// Attention_top
module Attention_top #(
    parameter INPUT_WIDTH = 8,
    parameter NUM_CODE_WIDTH = 5,
    parameter MATRIX_SIZE = 3,
    parameter ADDR_WIDTH = $clog2(MATRIX_SIZE**2<<2),
    parameter OUTPUT_WIDTH = $clog2(MATRIX_SIZE*(2**INPUT_WIDTH))-1
)(
    input clk,
    input reset_n,
    input start,
    input softmax_req,DATA_write_EN,
    input  [INPUT_WIDTH*MATRIX_SIZE-1:0] Q_INPUT,
    input [INPUT_WIDTH*MATRIX_SIZE-1:0] MATRIX_INPUT,
    output reg [MATRIX_SIZE*OUTPUT_WIDTH-1:0] Output_RESULT,
    input output_req
);
wire [ADDR_WIDTH-1:0] Q_S_addr, write_addr;
wire [MATRIX_SIZE*OUTPUT_WIDTH-1:0] QK_RESULT;
wire write_enable;
wire job_start;
wire [INPUT_WIDTH*MATRIX_SIZE*MATRIX_SIZE-1:0] MATRIX_OUTPUT;
wire [OUTPUT_WIDTH*MATRIX_SIZE-1:0] output_buffer_READ_VALUE;
wire [INPUT_WIDTH*MATRIX_SIZE-1:0] Q_S_date;
wire K_V_read_EN;
wire Q_S_read_EN;
reg output_buffer_READ_EN;
reg [ADDR_WIDTH-1:0] output_buffer_READ_ADDR;
reg [ADDR_WIDTH-1:0] output_READ_ADDR;
    Array_control #(
        .INPUT_WIDTH(INPUT_WIDTH),
        .NUM_CODE_WIDTH(NUM_CODE_WIDTH),
        .MATRIX_SIZE(MATRIX_SIZE),
        .ADDR_WIDTH(ADDR_WIDTH),
        .OUTPUT_WIDTH(OUTPUT_WIDTH)
    ) array_control_inst (
        .start(start),
        .clk(clk),
        .reset_n(reset_n),
        .buffer_input_q(Q_S_date),
        .buffer_input_k(MATRIX_OUTPUT),
        .job_start(job_start),
        .buffer_read_K_EN(K_V_read_EN),
        .buffer_read_Q_EN(Q_S_read_EN),
        .write_enable(write_enable),
        .write_addr(write_addr),
        .buffer_Q_addr(Q_S_addr),
        .QK_RESULT(QK_RESULT)
    );
    matrix_buffer #(
        .INPUT_WIDTH(INPUT_WIDTH),
        .MATRIX_SIZE(MATRIX_SIZE),
        .ADDR_WIDTH(ADDR_WIDTH)
    ) matrix_buffer_inst (
        .clk(clk),
        .reset_n(reset_n),
        .K_V_read_EN(K_V_read_EN),
        .K_V_write_EN(DATA_write_EN),
        .K_V_clear(job_start),
  ...
Size in the first run: ~6,500 cells after synthesis, roughly 1,200 flip-flops, roughly 58,000 sq um of cells after synthesis.
Settings: LEC_CHECK=0, ABC_AREA=1, CAP_MARGIN=0, CORE_ASPECT_RATIO=0.5, CORE_MARGIN=2, CORE_UTILIZATION=72, CTS_CLUSTER_DIAMETER=355, CTS_CLUSTER_SIZE=88, PLACE_DENSITY=0.4, SLEW_MARGIN=20; clock period 2.3 ns.
run.sh (not shown) runs the stock make flow with config.mk's settings and CLKGATE_MAP_FILE=.
The starting point stopped in global routing (5_1_grt) (ODB-0269).
Edit:
==> flow/config.mk (replaced) <==
export PLATFORM = sky130hd
export DESIGN_NAME = Attention_top
export DESIGN_NICKNAME = Attention_top
export VERILOG_FILES = /design/flow/design.v
export SDC_FILE = /design/flow/constraint.sdc
export NUM_CORES = 4
export LEC_CHECK = 0
export CAP_MARGIN = 20
export CORE_MARGIN = 2
export CORE_UTILIZATION = 40
export SLEW_MARGIN = 20
==> flow/constraint.sdc (replaced) <==
create_clock -name core_clock -period 4.14 [get_ports {clk}]
set_input_delay 0.8280 -clock core_clock [delete_from_list [all_inputs] [get_ports {clk}]]
set_output_delay 0.8280 -clock core_clock [all_outputs]
set_load 0.01 [all_outputs]
What happened:
- With this change the flow ran to the end with no violations
- area after synthesis hardly moves
- die area grows by well over a third
- synthesized cell count shrinks by about a fifth
Edit:
--- a/flow/config.mk
+++ b/flow/config.mk
@@ -9,3 +9,5 @@
 export CORE_MARGIN = 2
-export CORE_UTILIZATION = 40
+export CORE_UTILIZATION = 72
+export PLACE_DENSITY = 0.37
+export SETUP_SLACK_MARGIN = -0.21
 export SLEW_MARGIN = 20
==> flow/constraint.sdc (replaced) <==
create_clock -name core_clock -period 2.75 [get_ports {clk}]
set_input_delay 0.5500 -clock core_clock [delete_from_list [all_inputs] [get_ports {clk}]]
set_output_delay 0.5500 -clock core_clock [all_outputs]
set_load 0.01 [all_outputs]
Now the flow finished but fails on negative setup slack.
First-iteration DRC count increases by 120%.
Clock-buffer cell count went down by 19.
Clock power grows by about 40%.
Clock skew increases by 0.0046 ns.
Register-to-register slack degrades by 0.74 ns.
Total power came out higher by about 70%.
Synthesized area stays the same.
Utilization grows by 44 points.


Starting RTL as in the previous note.
Settings: LEC_CHECK=0, CAP_MARGIN=20, CELL_PAD_IN_SITES_DETAIL_PLACEMENT=0, CORE_ASPECT_RATIO=1.51, CORE_MARGIN=2, CORE_UTILIZATION=54, CTS_CLUSTER_SIZE=61, GPL_TIMING_DRIVEN=0, MAX_ROUTING_LAYER=met4, SETUP_SLACK_MARGIN=0.2, SLEW_MARGIN=20; clock period 3.47 ns.
The baseline reached the layout checks and failed them: negative setup slack.
Then changed:
- CELL_PAD_IN_SITES_DETAIL_PLACEMENT: 0 -> default
- CORE_ASPECT_RATIO: 1.51 -> default
- CORE_UTILIZATION: 54 -> 65
- CTS_CLUSTER_SIZE: 61 -> default
- GPL_TIMING_DRIVEN: 0 -> default
- MAX_ROUTING_LAYER: met4 -> default
- SETUP_SLACK_MARGIN: 0.2 -> 0.87
- clock period: 3.47 -> 3.43 ns (I/O delays scaled with it)
After rerunning: With this change the flow produced a clean layout. First-iteration DRC count climbs by 81%. Via count increases by 6.2%. Routed wire length went down by 11%. Worst setup slack gains 200 ps. Design area increases by 7.1%.
Then changed:
- ABC_AREA: default -> 1
- CORE_UTILIZATION: 65 -> 70
- CTS_CLUSTER_DIAMETER: default -> 230
- CTS_CLUSTER_SIZE: default -> 37
- SETUP_SLACK_MARGIN: 0.87 -> default
- clock period: 3.43 -> 2.09 ns (I/O delays scaled with it)
The changed run ended with an error in global routing (5_1_grt) on GRT-0232.
Area after synthesis barely changes.
Die area goes down by 6.8%.
Synthesized cell count goes up by about 24%.


v27:
Attention_top again, from the RTL that the note above started with.
export LEC_CHECK = 0
export ABC_AREA = 1
export CAP_MARGIN = 20
export CELL_PAD_IN_SITES_DETAIL_PLACEMENT = 2
export CELL_PAD_IN_SITES_GLOBAL_PLACEMENT = 2
export CORE_ASPECT_RATIO = 0.91
export CORE_MARGIN = 6
export CORE_UTILIZATION = 40
export CTS_CLUSTER_DIAMETER = 110
export MAX_ROUTING_LAYER = met4
export MIN_ROUTING_LAYER = met1
export SETUP_SLACK_MARGIN = 0.64
export SLEW_MARGIN = 5
export TNS_END_PERCENT = 10
create_clock -name core_clock -period 2.81 [get_ports {clk}]
What the final checks of v27 revealed, after a flow that finished every stage, was a layout that fails on setup timing.
What v45 does differently from v27 at the input level:
Settings: TNS_END_PERCENT: 10 -> unset; CTS_CLUSTER_DIAMETER: 110 -> unset; MIN_ROUTING_LAYER: met1 -> unset; MAX_ROUTING_LAYER: met4 -> unset; CELL_PAD_IN_SITES_GLOBAL_PLACEMENT: 2 -> unset; SETUP_SLACK_MARGIN: 0.64 -> unset; SLEW_MARGIN: 5 -> 20; CORE_UTILIZATION: 40 -> 62; CELL_PAD_IN_SITES_DETAIL_PLACEMENT: 2 -> unset; CORE_ASPECT_RATIO: 0.91 -> unset; CORE_MARGIN: 6 -> 2; the clock period (ns, I/O delays scaled along): 2.81 -> 2.53.
[summary]
Looking only at post-placement setup slack, and setting everything else aside, the lower value of v27 and v45 goes to v45. Compare v27 and v45 | number of H-tree levels lower: v45. Although it ran to completion, v27 produced a layout that fails the final checks because of setup timing. Status v45: flow complete, layout not clean - setup timing. Between v27 and v45, the flow reports cell area after placement increasing slightly. Summary: with v27 as the reference, overall die width in v45 moved down by more than 10%. v45 vs v27: global-route met3 utilization up in v45. Summary of v45 over v27: total half-perimeter wirelength after legalization and detailed placement saw a decrease; met1 capacity usage during global routing has increased; fraction of power spent switching nets moved down.
Setup changes, v45 to v35
Settings: changing CORE_UTILIZATION from 62 to 52; removing ABC_AREA (formerly 1).
Notes after the runs:
- Number of clock buffers in the layout, v35 vs v45: up by a few percent
- v45 → v35: maximum number of pins on one net before global-route repair decreased 3, sequential share of layout area decreased 0.99 points, detailed-route wire length decreased 5.6%, die size increased 19%.
- Although it ran to completion, v35 produced a layout that fails the final checks because of setup timing.


Attention_top again, from the RTL that the note above started with.
// Attention_top
module Attention_top #(
    parameter INPUT_WIDTH = 8,
    parameter NUM_CODE_WIDTH = 5,
    parameter MATRIX_SIZE = 3,
    parameter ADDR_WIDTH = $clog2(MATRIX_SIZE**2<<2),
    parameter OUTPUT_WIDTH = $clog2(MATRIX_SIZE*(2**INPUT_WIDTH))-1
)(
    input clk,
    input reset_n,
    input start,
    input softmax_req,DATA_write_EN,
    input  [INPUT_WIDTH*MATRIX_SIZE-1:0] Q_INPUT,
    input [INPUT_WIDTH*MATRIX_SIZE-1:0] MATRIX_INPUT,
    output reg [MATRIX_SIZE*OUTPUT_WIDTH-1:0] Output_RESULT,
    input output_req
);
Settings: LEC_CHECK=0, ABC_AREA=1, CAP_MARGIN=15, CELL_PAD_IN_SITES_DETAIL_PLACEMENT=0, CELL_PAD_IN_SITES_GLOBAL_PLACEMENT=0, CORE_MARGIN=2, CORE_UTILIZATION=71, CTS_CLUSTER_SIZE=14, HOLD_SLACK_MARGIN=0.28, MIN_ROUTING_LAYER=met1, PLACE_DENSITY_LB_ADDON=0.13, SETUP_SLACK_MARGIN=-0.32, SLEW_MARGIN=20, TNS_END_PERCENT=5; clock period 4.55 ns.
Change:
- ABC_AREA: 1 -> unset
- CORE_UTILIZATION: 71 -> 72
- CTS_CLUSTER_SIZE: 14 -> unset
- HOLD_SLACK_MARGIN: 0.28 -> 0.12
- PLACE_DENSITY_LB_ADDON: 0.13 -> unset
- SETUP_SLACK_MARGIN: -0.32 -> 0.77
- clock period: 4.55 -> 3.47 ns (I/O delays scaled with it)
What happened: Die size decreases by about 1.6%. Via count decreases by 4.4%. Synthesized area is about the same. Cell area increases by about 6%.
Change:
- ABC_AREA: unset -> 1
- CTS_CLUSTER_SIZE: unset -> 14
- PLACE_DENSITY_LB_ADDON: unset -> 0.13
- SETUP_SLACK_MARGIN: 0.77 -> -0.43
- clock period: 3.47 -> 4.43 ns (I/O delays scaled with it)
Result: The changed run passed the timing, DRC and antenna checks. Final area came out lower by 5.7%. Worst setup slack gains 0.27 ns. Via count came out higher by 5.5%.
Change:
- ABC_AREA: 1 -> unset
- CORE_UTILIZATION: 72 -> 64
- CTS_CLUSTER_SIZE: 14 -> unset
- PLACE_DENSITY_LB_ADDON: 0.13 -> unset
- SETUP_SLACK_MARGIN: -0.43 -> 0.57
- clock period: 4.43 -> 2.98 ns (I/O delays scaled with it)
With this change the flow completed and failed the layout checks on negative setup slack.
Cell area rises by 11%.
Hold slack improves by 0.11 ns.
Flip-flop count does not change.


Starting RTL as in the previous note.
// Attention_top
module Attention_top #(
    parameter INPUT_WIDTH = 8,
    parameter NUM_CODE_WIDTH = 5,
    parameter MATRIX_SIZE = 3,
    parameter ADDR_WIDTH = $clog2(MATRIX_SIZE**2<<2),
    parameter OUTPUT_WIDTH = $clog2(MATRIX_SIZE*(2**INPUT_WIDTH))-1
)(
    input clk,
    input reset_n,
    input start,
    input softmax_req,DATA_write_EN,
    input  [INPUT_WIDTH*MATRIX_SIZE-1:0] Q_INPUT,
    input [INPUT_WIDTH*MATRIX_SIZE-1:0] MATRIX_INPUT,
    output reg [MATRIX_SIZE*OUTPUT_WIDTH-1:0] Output_RESULT,
    input output_req
);
==> flow/config.mk <==
export PLATFORM = sky130hd
export DESIGN_NAME = Attention_top
export DESIGN_NICKNAME = Attention_top
export VERILOG_FILES = /design/flow/design.v
export SDC_FILE = /design/flow/constraint.sdc
export NUM_CORES = 4
export LEC_CHECK = 0
export ABC_AREA = 1
export CAP_MARGIN = 20
export CORE_MARGIN = 2
export CORE_UTILIZATION = 70
export CTS_CLUSTER_DIAMETER = 230
export CTS_CLUSTER_SIZE = 37
export PLACE_DENSITY = 0.37
export SETUP_SLACK_MARGIN = 0.59
export SLEW_MARGIN = 20
==> flow/constraint.sdc <==
create_clock -name core_clock -period 2.09 [get_ports {clk}]
set_input_delay 0.4180 -clock core_clock [delete_from_list [all_inputs] [get_ports {clk}]]
set_output_delay 0.4180 -clock core_clock [all_outputs]
set_load 0.01 [all_outputs]
The baseline failed in 5_1_grt with ODB-0269.
Then changed:
- ABC_AREA: 1 -> unset
- CORE_UTILIZATION: 70 -> 66
- CTS_CLUSTER_DIAMETER: 230 -> unset
- CTS_CLUSTER_SIZE: 37 -> unset
- PLACE_DENSITY: 0.37 -> unset
- SETUP_SLACK_MARGIN: 0.59 -> unset
- clock period: 2.09 -> 3.43 ns (I/O delays scaled with it)
Effect:
- Now the flow finished with timing, DRC and antenna clean
- die area climbs by 5.7%
- area after synthesis barely changes
- synthesized cell count is lower by 19%
Then changed:
- CORE_UTILIZATION: 66 -> 40
- clock period: 3.43 -> 7.29 ns (I/O delays scaled with it)
Result: Power goes down by 54%; combinational power decreases by 57%; synthesized area does not change; design area is about the same.
Then changed:
- ABC_AREA: unset -> 1
- CORE_UTILIZATION: 40 -> 67
- CTS_CLUSTER_SIZE: unset -> 77
- clock period: 7.29 -> 2.09 ns (I/O delays scaled with it)
Effect: The new run stopped in 5_1_grt. Die area falls by 40%. Synthesized cell count climbs by 24%. Synthesized area stays flat.
Then changed:
- ABC_AREA: 1 -> unset
- CORE_UTILIZATION: 67 -> 37
- CTS_CLUSTER_SIZE: 77 -> unset
- clock period: 2.09 -> 4.14 ns (I/O delays scaled with it)
The new run passed the timing, DRC and antenna checks.
Area after synthesis is about the same.
Synthesized cell count fell by 19%.
Die area rises by 79%.
Then changed:
- CORE_UTILIZATION: 37 -> 72
- CTS_CLUSTER_DIAMETER: unset -> 381
- SETUP_SLACK_MARGIN: unset -> -0.21
- clock period: 4.14 -> 2.73 ns (I/O delays scaled with it)
The changed run finished but failed the layout checks on setup timing.
Area after synthesis is unchanged.
Final cell count shrinks by about 4.6%.
Via count grows by about 30%.
Global-route usage grows by 27 points.
Register-to-register slack degrades by 1.5 ns.
Power grows by 88%.
Die area shrinks by about 50%.
Final area grows by 9.6%.


Attention_top again, from the RTL that the note above started with.
make LEC_CHECK=0 ABC_AREA=1 CAP_MARGIN=0 CELL_PAD_IN_SITES_DETAIL_PLACEMENT=1 CELL_PAD_IN_SITES_GLOBAL_PLACEMENT=0 CORE_MARGIN=5 CORE_UTILIZATION=49 CTS_CLUSTER_SIZE=84 HOLD_SLACK_MARGIN=0.16 MAX_ROUTING_LAYER=met4 MIN_ROUTING_LAYER=met1 SETUP_SLACK_MARGIN=1.32 SLEW_MARGIN=30 TNS_END_PERCENT=5 finish   # period 4.53 ns
==> next run, changes <==
- CAP_MARGIN: 0 -> 15
- CELL_PAD_IN_SITES_GLOBAL_PLACEMENT: 0 -> 3
- CORE_MARGIN: 5 -> 2
- CTS_CLUSTER_SIZE: 84 -> 69
- HOLD_SLACK_MARGIN: 0.16 -> 0.11
- PLACE_DENSITY: not set -> 0.68
Outcome: The changed run did not get past global placement without I/O with GPL-0301; die size went down by about 3.4%; synthesized area is unchanged; synthesized cell count stays the same.
==> next run, changes <==
- CAP_MARGIN: 15 -> 20
- CELL_PAD_IN_SITES_DETAIL_PLACEMENT: 1 -> not set
- CELL_PAD_IN_SITES_GLOBAL_PLACEMENT: 3 -> not set
- CORE_UTILIZATION: 49 -> 62
- CTS_CLUSTER_SIZE: 69 -> not set
- HOLD_SLACK_MARGIN: 0.11 -> not set
- MAX_ROUTING_LAYER: met4 -> not set
- MIN_ROUTING_LAYER: met1 -> not set
- PLACE_DENSITY: 0.68 -> not set
- SETUP_SLACK_MARGIN: 1.32 -> not set
- SLEW_MARGIN: 30 -> 20
- TNS_END_PERCENT: 5 -> not set
- clock period: 4.53 -> 2.3 ns (I/O delays scaled with it)
Result: Now the flow completed, yet does not pass: setup timing; area after synthesis is unchanged; synthesized cell count is unchanged; die area is lower by about a fifth.
Power figures rest on the tool's default switching activity, not on a simulated workload.
